==> inputs of job 3203 <==
==> flow/design.v (excerpt) <==
module miniRV (
    input   wire                clk,
    input   wire                rst,
    input   wire[31:0]      inst_i,
    input   wire[31:0]      mem_rdata_i,
    output  wire[13:0]   inst_addr_o,
    output  wire[15:0]          mem_addr_o,
    output  wire                mem_wen_o,
    output  wire[31:0]      mem_wdata_o,
    output          debug_wb_have_inst,    
    output [31:0]   debug_wb_pc,           
    output          debug_wb_ena,          
    output [4:0]    debug_wb_reg,          
    output [31:0]   debug_wb_value         
);
==> flow/config.mk <==
export PLATFORM = sky130hd
export DESIGN_NAME = miniRV
export DESIGN_NICKNAME = miniRV
export VERILOG_FILES = /design/flow/design.v
export SDC_FILE = /design/flow/constraint.sdc
export NUM_CORES = 4
export LEC_CHECK = 0
export CAP_MARGIN = 40
export CORE_MARGIN = 2
export CORE_UTILIZATION = 58
export CTS_CLUSTER_SIZE = 20
export SETUP_SLACK_MARGIN = 1.57
export SLEW_MARGIN = 20
==> flow/constraint.sdc <==
create_clock -name core_clock -period 6.19 [get_ports {clk}]
set_input_delay 1.2380 -clock core_clock [delete_from_list [all_inputs] [get_ports {clk}]]
set_output_delay 1.2380 -clock core_clock [all_outputs]
set_load 0.01 [all_outputs]
run.sh (not shown) runs the stock make flow with config.mk's settings and CLKGATE_MAP_FILE=.
==> job 8819 (differences from job 3203) <==
==> flow/config.mk (replaced) <==
export PLATFORM = sky130hd
export DESIGN_NAME = miniRV
export DESIGN_NICKNAME = miniRV
export VERILOG_FILES = /design/flow/design.v
export SDC_FILE = /design/flow/constraint.sdc
export NUM_CORES = 4
export LEC_CHECK = 0
export CAP_MARGIN = 20
export CORE_MARGIN = 2
export CORE_UTILIZATION = 72
export CTS_CLUSTER_SIZE = 44
export PLACE_DENSITY = 0.66
export SLEW_MARGIN = 20
==> flow/constraint.sdc (replaced) <==
create_clock -name core_clock -period 4.79 [get_ports {clk}]
set_input_delay 0.9580 -clock core_clock [delete_from_list [all_inputs] [get_ports {clk}]]
set_output_delay 0.9580 -clock core_clock [all_outputs]
set_load 0.01 [all_outputs]
==> job 1360 (differences from job 3203) <==
==> flow/config.mk (replaced) <==
export PLATFORM = sky130hd
export DESIGN_NAME = miniRV
export DESIGN_NICKNAME = miniRV
export VERILOG_FILES = /design/flow/design.v
export SDC_FILE = /design/flow/constraint.sdc
export NUM_CORES = 4
export LEC_CHECK = 0
export CAP_MARGIN = 20
export CORE_MARGIN = 2
export CORE_UTILIZATION = 57
export SLEW_MARGIN = 20
==> flow/constraint.sdc (replaced) <==
create_clock -name core_clock -period 7.28 [get_ports {clk}]
set_input_delay 1.4560 -clock core_clock [delete_from_list [all_inputs] [get_ports {clk}]]
set_output_delay 1.4560 -clock core_clock [all_outputs]
set_load 0.01 [all_outputs]
==> summary.txt <==
run metrics: status=stopped before the end, last stage reached=4_1_cts, Error=[ERROR DPL-0033] detailed placement checks failed during check placement., Row Count=118, dpl cell area=0.0887 mm^2, pre-CTS WS=-2.86 ns, Core Region=0.104 mm^2, die x size=328 um, FP Util=72.7%, die height=328 um, DIE AREA=0.107 mm^2
The numbers above come from job 8819.

==> summary.txt <==
run metrics: status=complete, but fails checks, SO Viols=setup timing, die x size=365 um, dpl cell area=0.0874 mm^2, Row Count=132, Core Region=0.129 mm^2, Max-Cap Viols=0, die height=365 um, FP Util=58.4%, final worst setup slack=-0.830 ns, DIE AREA=0.133 mm^2, final setup vio count=78
The numbers above come from job 3203.

==> summary.txt <==
run metrics: SO Viols=setup timing, dpl cell area=0.0823 mm^2, die height=368 um, die x size=368 um, Row Count=133, FP Util=57.4%, final worst setup slack=-0.0631 ns, DIE AREA=0.135 mm^2, Syn. warnings=11, status=complete, but fails checks, final setup vio count=15, pre-CTS WS=-0.255 ns
The numbers above come from job 1360.



==> run a <==
Starting RTL as in the previous note.
==> flow/config.mk <==
export PLATFORM = sky130hd
export DESIGN_NAME = miniRV
export DESIGN_NICKNAME = miniRV
export VERILOG_FILES = /design/flow/design.v
export SDC_FILE = /design/flow/constraint.sdc
export NUM_CORES = 4
export LEC_CHECK = 0
export CAP_MARGIN = 30
export CELL_PAD_IN_SITES_DETAIL_PLACEMENT = 0
export CORE_ASPECT_RATIO = 0.88
export CORE_MARGIN = 3
export CORE_UTILIZATION = 43
export CTS_CLUSTER_SIZE = 89
export GPL_ROUTABILITY_DRIVEN = 1
export MIN_ROUTING_LAYER = met1
export SLEW_MARGIN = 20
export TNS_END_PERCENT = 80
==> flow/constraint.sdc <==
create_clock -name core_clock -period 7.73 [get_ports {clk}]
set_input_delay 1.5460 -clock core_clock [delete_from_list [all_inputs] [get_ports {clk}]]
set_output_delay 1.5460 -clock core_clock [all_outputs]
set_load 0.01 [all_outputs]
==> inputs of run b, as changes to run a <==
==> flow/config.mk (replaced) <==
export PLATFORM = sky130hd
export DESIGN_NAME = miniRV
export DESIGN_NICKNAME = miniRV
export VERILOG_FILES = /design/flow/design.v
export SDC_FILE = /design/flow/constraint.sdc
export NUM_CORES = 4
export LEC_CHECK = 0
export CAP_MARGIN = 20
export CORE_MARGIN = 2
export CORE_UTILIZATION = 72
export CTS_CLUSTER_SIZE = 35
export PLACE_DENSITY = 0.66
export SETUP_SLACK_MARGIN = 2.01
export SLEW_MARGIN = 20
==> flow/constraint.sdc (replaced) <==
create_clock -name core_clock -period 7.78 [get_ports {clk}]
set_input_delay 1.5560 -clock core_clock [delete_from_list [all_inputs] [get_ports {clk}]]
set_output_delay 1.5560 -clock core_clock [all_outputs]
set_load 0.01 [all_outputs]
==> qor summary <==
item                                                                                  run b           run a
Placeable Area                                                                  103,800 µm²     173,600 µm²
Syn avg cell area                                                                 14.32 µm²       14.32 µm²
Post-placement cell area                                                         79,970 µm²      82,450 µm²
Input/output buffers                                                                    183             183
Number of hold buffers added after CTS                                                    0               0
Buffer count from post-CTS setup fixing                                                  25               0
HPWL after DPL                                                                   223,500 µm      199,700 µm
Number of levels in the clock H-tree                                                      4               4
Die extent in x                                                                    327.8 µm        452.7 µm
Mux cell area share after synthesis                                                  0.2345          0.2345
Bufs on Longest Clock Path                                                                3               3
Cell resize tally after clock tree synthesis                                             68               5
Outcome                                                                      did not finish  finished clean
Stage where the flow stopped                                       global routing (5_1_grt)               -
Total die size                                                                  107,500 µm²     180,600 µm²
Cell count after placement                                                            6,688           7,804
Fraction of post-synthesis cell area in the top cell type by area                    0.4073          0.4073
Sink count of the clock tree                                                          1,403           1,403
Fraction of the mapped netlist area in simple logic gates                           0.07279         0.07279
Post-placement worst setup slack                                                 -0.1614 ns      -0.1254 ns
Die Y                                                                              327.8 µm        399.1 µm
Core utilization before placement                                                    0.7273          0.4350
Gp weighted congestion                                                                1.104           1.046
Number of core rows                                                                     118             143
Inserted Clock Buffers                                                                  142             149


==> v29 <==
Starting RTL as in the previous note.
export LEC_CHECK = 0
export CAP_MARGIN = 5
export CORE_MARGIN = 2
export CORE_UTILIZATION = 71
export CTS_CLUSTER_DIAMETER = 345
export CTS_CLUSTER_SIZE = 17
export PLACE_DENSITY = 0.66
export SLEW_MARGIN = 20
create_clock -name core_clock -period 6.29 [get_ports {clk}]
==> v20: changes against v29 <==
- CAP_MARGIN: 5 -> 20
- CORE_UTILIZATION: 71 -> 40
- CTS_CLUSTER_DIAMETER: 345 -> unset
- CTS_CLUSTER_SIZE: 17 -> unset
- PLACE_DENSITY: 0.66 -> unset
==> flow/constraint.sdc (replaced) <==
create_clock -name core_clock -period 8.95 [get_ports {clk}]
set_input_delay 1.7900 -clock core_clock [delete_from_list [all_inputs] [get_ports {clk}]]
set_output_delay 1.7900 -clock core_clock [all_outputs]
set_load 0.01 [all_outputs]
==> v28: changes against v29 <==
- CAP_MARGIN: 5 -> 20
- CORE_UTILIZATION: 71 -> 72
- CTS_CLUSTER_DIAMETER: 345 -> unset
- CTS_CLUSTER_SIZE: 17 -> unset
==> flow/constraint.sdc (replaced) <==
create_clock -name core_clock -period 7.78 [get_ports {clk}]
set_input_delay 1.5560 -clock core_clock [delete_from_list [all_inputs] [get_ports {clk}]]
set_output_delay 1.5560 -clock core_clock [all_outputs]
set_load 0.01 [all_outputs]
==> notes <==
- In synthesized cell count, v20 and v28 do not differ.
- v28 never finished: it broke off in 4_1_cts on DPL-0033. v29 ended with an error in 5_1_grt. v20 finished clean.
- In v29 the die area is higher than in v28, by 1.4%.
- In synthesized area, v28 and v29 do not differ.
==> figures <==
metric                                                                 v28                      v20                        v29
Worst setup timing slack at the placement stage                 -0.2727 ns                0.5347 ns                  -1.191 ns
Placement Cell Area                                            0.08027 mm²              0.08093 mm²                0.08536 mm²
Cells after DPL                                                       6733                     7765                       7372
Floorplan-stage core utilization                                    72.73%                   40.24%                     71.61%
Placer Congestion                                                    1.125                    1.011                      1.127
CTS resizes                                                              -                        0                         61
Post-CTS setup buffers                                                   -                        0                         12
Sink Count                                                               -                     1403                       1403
Number of levels the H-tree was split into                               -                        4                          3
Clock Path Buffers                                                       -                        3                          3
Placeable core region                                           0.1038 mm²               0.1876 mm²                 0.1054 mm²
Chip Area                                                       0.1075 mm²               0.1922 mm²                 0.1090 mm²
Run status                                       aborted with a tool error  complete, no violations  aborted with a tool error
Stage where the flow stopped                                       4_1_cts                        -                    5_1_grt
HPWL after DPL                                                   220100 µm                202500 µm                  230300 µm
DIE WIDTH                                                         327.8 µm                 438.4 µm                   330.1 µm
Vertical die dimension                                            327.8 µm                 438.4 µm                   330.1 µm
Standard-cell rows                                                     118                      159                        119


==> amber: inputs <==
miniRV again, from the RTL that the note above started with.
Settings: LEC_CHECK=0, CAP_MARGIN=20, CORE_MARGIN=2, CORE_UTILIZATION=70, CTS_CLUSTER_DIAMETER=372, CTS_CLUSTER_SIZE=44, SETUP_SLACK_MARGIN=1.76, SLEW_MARGIN=20; clock period 5.91 ns.
==> inputs of tundra, as changes to amber <==
- ABC_AREA: default -> 0
- CORE_ASPECT_RATIO: default -> 0.5
- CORE_UTILIZATION: 70 -> 72
- CTS_CLUSTER_DIAMETER: 372 -> 376
- CTS_CLUSTER_SIZE: 44 -> 100
- SETUP_SLACK_MARGIN: 1.76 -> -0.58
==> flow/constraint.sdc (replaced) <==
create_clock -name core_clock -period 7.59 [get_ports {clk}]
set_input_delay 1.5180 -clock core_clock [delete_from_list [all_inputs] [get_ports {clk}]]
set_output_delay 1.5180 -clock core_clock [all_outputs]
set_load 0.01 [all_outputs]
==> inputs of yarrow, as changes to amber <==
- CORE_UTILIZATION: 70 -> 57
- CTS_CLUSTER_DIAMETER: 372 -> default
- CTS_CLUSTER_SIZE: 44 -> default
- SETUP_SLACK_MARGIN: 1.76 -> default
==> flow/constraint.sdc (replaced) <==
create_clock -name core_clock -period 5.61 [get_ports {clk}]
set_input_delay 1.1220 -clock core_clock [delete_from_list [all_inputs] [get_ports {clk}]]
set_output_delay 1.1220 -clock core_clock [all_outputs]
set_load 0.01 [all_outputs]
==> run_summary.xml <==
<?xml version="1.0" encoding="UTF-8"?>
<metrics>
  <group name="outcome">
    <metric name="status" unit="">finished with violations</metric>
    <metric name="failed_checks" unit="">negative setup slack</metric>
  </group>
  <group name="timing">
    <metric name="report.final.setup_viol" unit="">78</metric>
    <metric name="finalWorstSetupSlack" unit="ns">-1.538</metric>
  </group>
  <group name="floorplan">
    <metric name="row_count" unit="">133</metric>
  </group>
</metrics>
the above is filed under yarrow

==> run_summary.xml <==
<?xml version="1.0" encoding="UTF-8"?>
<metrics>
  <group name="outcome">
    <metric name="tool.error" unit="">[ERROR GRT-0232] Routing congestion too high. Check the congestion heatmap in the GUI.</metric>
    <metric name="status" unit="">aborted with a tool error</metric>
    <metric name="stop_stage" unit="">global routing (5_1_grt)</metric>
  </group>
  <group name="floorplan">
    <metric name="row_count" unit="">120</metric>
  </group>
  <group name="clock_tree">
    <metric name="clkSinkCount" unit="">1403</metric>
  </group>
</metrics>
the above is filed under amber

==> run_summary.xml <==
<?xml version="1.0" encoding="UTF-8"?>
<metrics>
  <group name="outcome">
    <metric name="status" unit="">aborted with a tool error</metric>
    <metric name="stop_stage" unit="">detailed placement (3_5_place_dp)</metric>
    <metric name="tool.error" unit="">[ERROR DPL-0033] detailed placement checks failed during check placement.</metric>
  </group>
  <group name="floorplan">
    <metric name="row_count" unit="">83</metric>
  </group>
</metrics>
the above is filed under tundra

